==> trial 60 <==
## x_corr
module x_corr #(parameter xi_bits = 12,
                parameter xq_bits = 12,
                parameter yi_bits = 12,
                parameter yq_bits = 12,
                parameter i_bits = 31,
                parameter q_bits = 31,
                parameter length = 102,
                parameter length_counter_bits = 7,
                parameter out_max_bits = 62
                )
   (input clk,
    input                              rst,
    output                             s_axis_tready,
    input [xi_bits - 1:0]              xi,
    input [xq_bits - 1:0]              xq,
    input [yi_bits - 1:0]              yi,
    input [yq_bits - 1:0]              yq,
    input                              m_axis_tvalid,
    input                              m_axis_tready,
    output [out_max_bits - 1:0]        out_max,
    output [length_counter_bits - 1:0] index,
    output                             s_axis_tvalid
    );
   wire                                s_axis_product_tvalid;
   wire                                m_axis_x_tvalid;
   wire                                m_axis_y_tvalid;
   wire                                m_axis_product_tready;
   wire signed [31 - 1:0] i;
   wire signed [31 - 1:0] q;
   assign m_axis_x_tvalid = m_axis_tvalid;
   assign m_axis_y_tvalid = m_axis_tvalid;
   assign m_axis_product_tready = s_axis_tready;
   dot_prod_pip #(.xi_bits(12),
                  .xq_bits(12),
                  .yi_bits(12),
                  .yq_bits(12),
                  .i_bits(31),
                  .q_bits(31),
                  .dot_length(100),
  ...
Settings: LEC_CHECK=0, CAP_MARGIN=20, CELL_PAD_IN_SITES_DETAIL_PLACEMENT=0, CORE_MARGIN=2, CORE_UTILIZATION=72, CTS_CLUSTER_DIAMETER=109, CTS_CLUSTER_SIZE=13, GPL_ROUTABILITY_DRIVEN=1, MIN_ROUTING_LAYER=met1, PLACE_DENSITY_LB_ADDON=0.04, SETUP_SLACK_MARGIN=2.07, SLEW_MARGIN=20; clock period 15.8 ns.
run.sh (not shown) runs the stock make flow with config.mk's settings and CLKGATE_MAP_FILE=.
==> trial 75: changes against trial 60 <==
- CELL_PAD_IN_SITES_DETAIL_PLACEMENT: 0 -> default
- CTS_CLUSTER_DIAMETER: 109 -> default
- CTS_CLUSTER_SIZE: 13 -> default
- GPL_ROUTABILITY_DRIVEN: 1 -> default
- MIN_ROUTING_LAYER: met1 -> default
- PLACE_DENSITY_LB_ADDON: 0.04 -> 0.2
- SETUP_SLACK_MARGIN: 2.07 -> -0.38
==> flow/constraint.sdc (replaced) <==
create_clock -name core_clock -period 5.2 [get_ports {clk}]
set_input_delay 1.0400 -clock core_clock [delete_from_list [all_inputs] [get_ports {clk}]]
set_output_delay 1.0400 -clock core_clock [all_outputs]
set_load 0.01 [all_outputs]
==> trial 9: changes against trial 60 <==
- CELL_PAD_IN_SITES_DETAIL_PLACEMENT: 0 -> default
- CTS_CLUSTER_DIAMETER: 109 -> 207
- CTS_CLUSTER_SIZE: 13 -> default
- GPL_ROUTABILITY_DRIVEN: 1 -> default
- MIN_ROUTING_LAYER: met1 -> default
- PLACE_DENSITY_LB_ADDON: 0.04 -> 0.06
- SETUP_SLACK_MARGIN: 2.07 -> 1.96
==> flow/constraint.sdc (replaced) <==
create_clock -name core_clock -period 6.9 [get_ports {clk}]
set_input_delay 1.3800 -clock core_clock [delete_from_list [all_inputs] [get_ports {clk}]]
set_output_delay 1.3800 -clock core_clock [all_outputs]
set_load 0.01 [all_outputs]
==> build 55: changes against trial 60 <==
- CELL_PAD_IN_SITES_DETAIL_PLACEMENT: 0 -> default
- CORE_UTILIZATION: 72 -> 19
- CTS_CLUSTER_DIAMETER: 109 -> default
- CTS_CLUSTER_SIZE: 13 -> default
- GPL_ROUTABILITY_DRIVEN: 1 -> default
- MIN_ROUTING_LAYER: met1 -> default
- PLACE_DENSITY_LB_ADDON: 0.04 -> default
- SETUP_SLACK_MARGIN: 2.07 -> default
==> flow/constraint.sdc (replaced) <==
create_clock -name core_clock -period 9.08 [get_ports {clk}]
set_input_delay 1.8160 -clock core_clock [delete_from_list [all_inputs] [get_ports {clk}]]
set_output_delay 1.8160 -clock core_clock [all_outputs]
set_load 0.01 [all_outputs]
==> run summary <==
run results: Stopped at 5_1_grt, CTS buffer count 80, run status did not finish, Tool Error [ERROR GRT-0116] Global routing finished with congestion. Check the congestion regions in the DRC Viewer., post_cts resized 964, dpl ws -2.74 ns, placed inst area 0.133 sq mm
# the run above: trial 75

==> run summary <==
run metrics: Non-clock buffers 244, post_cts resized 0, endpoints failing setup 0, dpl ws 6.09 ns, placed inst area 0.119 sq mm, run status no timing/DRC/antenna violations, final setup TNS 0 ns, CTS buffer count 60
# the run above: trial 60

==> run summary <==
run metrics: endpoints failing setup 0, Mux area share 2.14%, placed inst area 0.127 sq mm, P_leak 64.4 nW, dpl ws 0.386 ns, post_cts resized 0, run status no timing/DRC/antenna violations, kind of cell adding the most delay to the critical path adder cells
# the run above: build 55

==> run summary <==
run metrics: layout violations setup timing, endpoints failing setup 84, Final WS setup -0.918 ns, placed inst area 0.131 sq mm, run status complete, but fails checks
# the run above: trial 9



==> inputs of 11-11 <==
Starting RTL as in the previous note.
==> flow/config.mk <==
export PLATFORM = sky130hd
export DESIGN_NAME = x_corr
export DESIGN_NICKNAME = x_corr
export VERILOG_FILES = /design/flow/design.v
export SDC_FILE = /design/flow/constraint.sdc
export NUM_CORES = 4
export LEC_CHECK = 0
export CAP_MARGIN = 20
export CELL_PAD_IN_SITES_DETAIL_PLACEMENT = 0
export CORE_MARGIN = 2
export CORE_UTILIZATION = 72
export CTS_CLUSTER_DIAMETER = 109
export CTS_CLUSTER_SIZE = 13
export GPL_ROUTABILITY_DRIVEN = 1
export MIN_ROUTING_LAYER = met1
export PLACE_DENSITY_LB_ADDON = 0.04
export SETUP_SLACK_MARGIN = 4.71
export SLEW_MARGIN = 20
==> flow/constraint.sdc <==
create_clock -name core_clock -period 15.8 [get_ports {clk}]
set_input_delay 3.1600 -clock core_clock [delete_from_list [all_inputs] [get_ports {clk}]]
set_output_delay 3.1600 -clock core_clock [all_outputs]
set_load 0.01 [all_outputs]
==> 02-27: changes against 11-11 <==
Settings changed: CAP_MARGIN 20 to 30, CELL_PAD_IN_SITES_DETAIL_PLACEMENT 0 to unset, CORE_ASPECT_RATIO set to 0.65, CORE_UTILIZATION 72 to 18, CTS_CLUSTER_DIAMETER 109 to unset, CTS_CLUSTER_SIZE 13 to unset, GPL_ROUTABILITY_DRIVEN 1 to 0, GPL_TIMING_DRIVEN set to 0, MIN_ROUTING_LAYER met1 to unset, SETUP_SLACK_MARGIN 4.71 to unset.
==> flow/constraint.sdc (replaced) <==
create_clock -name core_clock -period 15.3 [get_ports {clk}]
set_input_delay 3.0600 -clock core_clock [delete_from_list [all_inputs] [get_ports {clk}]]
set_output_delay 3.0600 -clock core_clock [all_outputs]
set_load 0.01 [all_outputs]
==> 01-09: changes against 11-11 <==
Settings changed: ABC_AREA set to 1, CELL_PAD_IN_SITES_DETAIL_PLACEMENT 0 to unset, CTS_CLUSTER_DIAMETER 109 to 398, CTS_CLUSTER_SIZE 13 to 99, GPL_ROUTABILITY_DRIVEN 1 to unset, MIN_ROUTING_LAYER met1 to unset, PLACE_DENSITY_LB_ADDON 0.04 to unset, SETUP_SLACK_MARGIN 4.71 to unset.
==> flow/constraint.sdc (replaced) <==
create_clock -name core_clock -period 2.02 [get_ports {clk}]
set_input_delay 0.4040 -clock core_clock [delete_from_list [all_inputs] [get_ports {clk}]]
set_output_delay 0.4040 -clock core_clock [all_outputs]
set_load 0.01 [all_outputs]
==> results <==
Status: 11-11 no timing/DRC/antenna violations; 01-09 did not finish; 02-27 no timing/DRC/antenna violations
Last stage reached: 11-11 -; 01-09 global routing (5_1_grt); 02-27 -
CTS H-Tree Depth: 11-11 2; 01-09 1; 02-27 3
Total instance count after detailed placement: 11-11 14690; 01-09 20930; 02-27 21730
Post-route antenna net violation count: 11-11 0; 01-09 -; 02-27 0
Power attributed to combinational cells: 11-11 5510 uW; 01-09 -; 02-27 9430 uW
Area used by multi-input combinational logic: 11-11 0.08902 sq mm; 01-09 -; 02-27 0.08934 sq mm
Final-report max-slew violation count: 11-11 0; 01-09 -; 02-27 0
Final setup vio count: 11-11 0; 01-09 -; 02-27 0
Total of max-cap violations: 11-11 0; 01-09 -; 02-27 0
Relative contribution of the clock network to total power: 11-11 15.6%; 01-09 -; 02-27 18.3%
Setup slack of the worst register-to-register path: 11-11 6.12 ns; 01-09 -; 02-27 2.48 ns
Number of nets in the synthesized netlist: 11-11 16120; 01-09 20160; 02-27 16120
Total length of routed met3 wires: 11-11 25060 microns; 01-09 -; 02-27 42400 microns
No activity file was given, so power comes from the tool's default toggle rates.
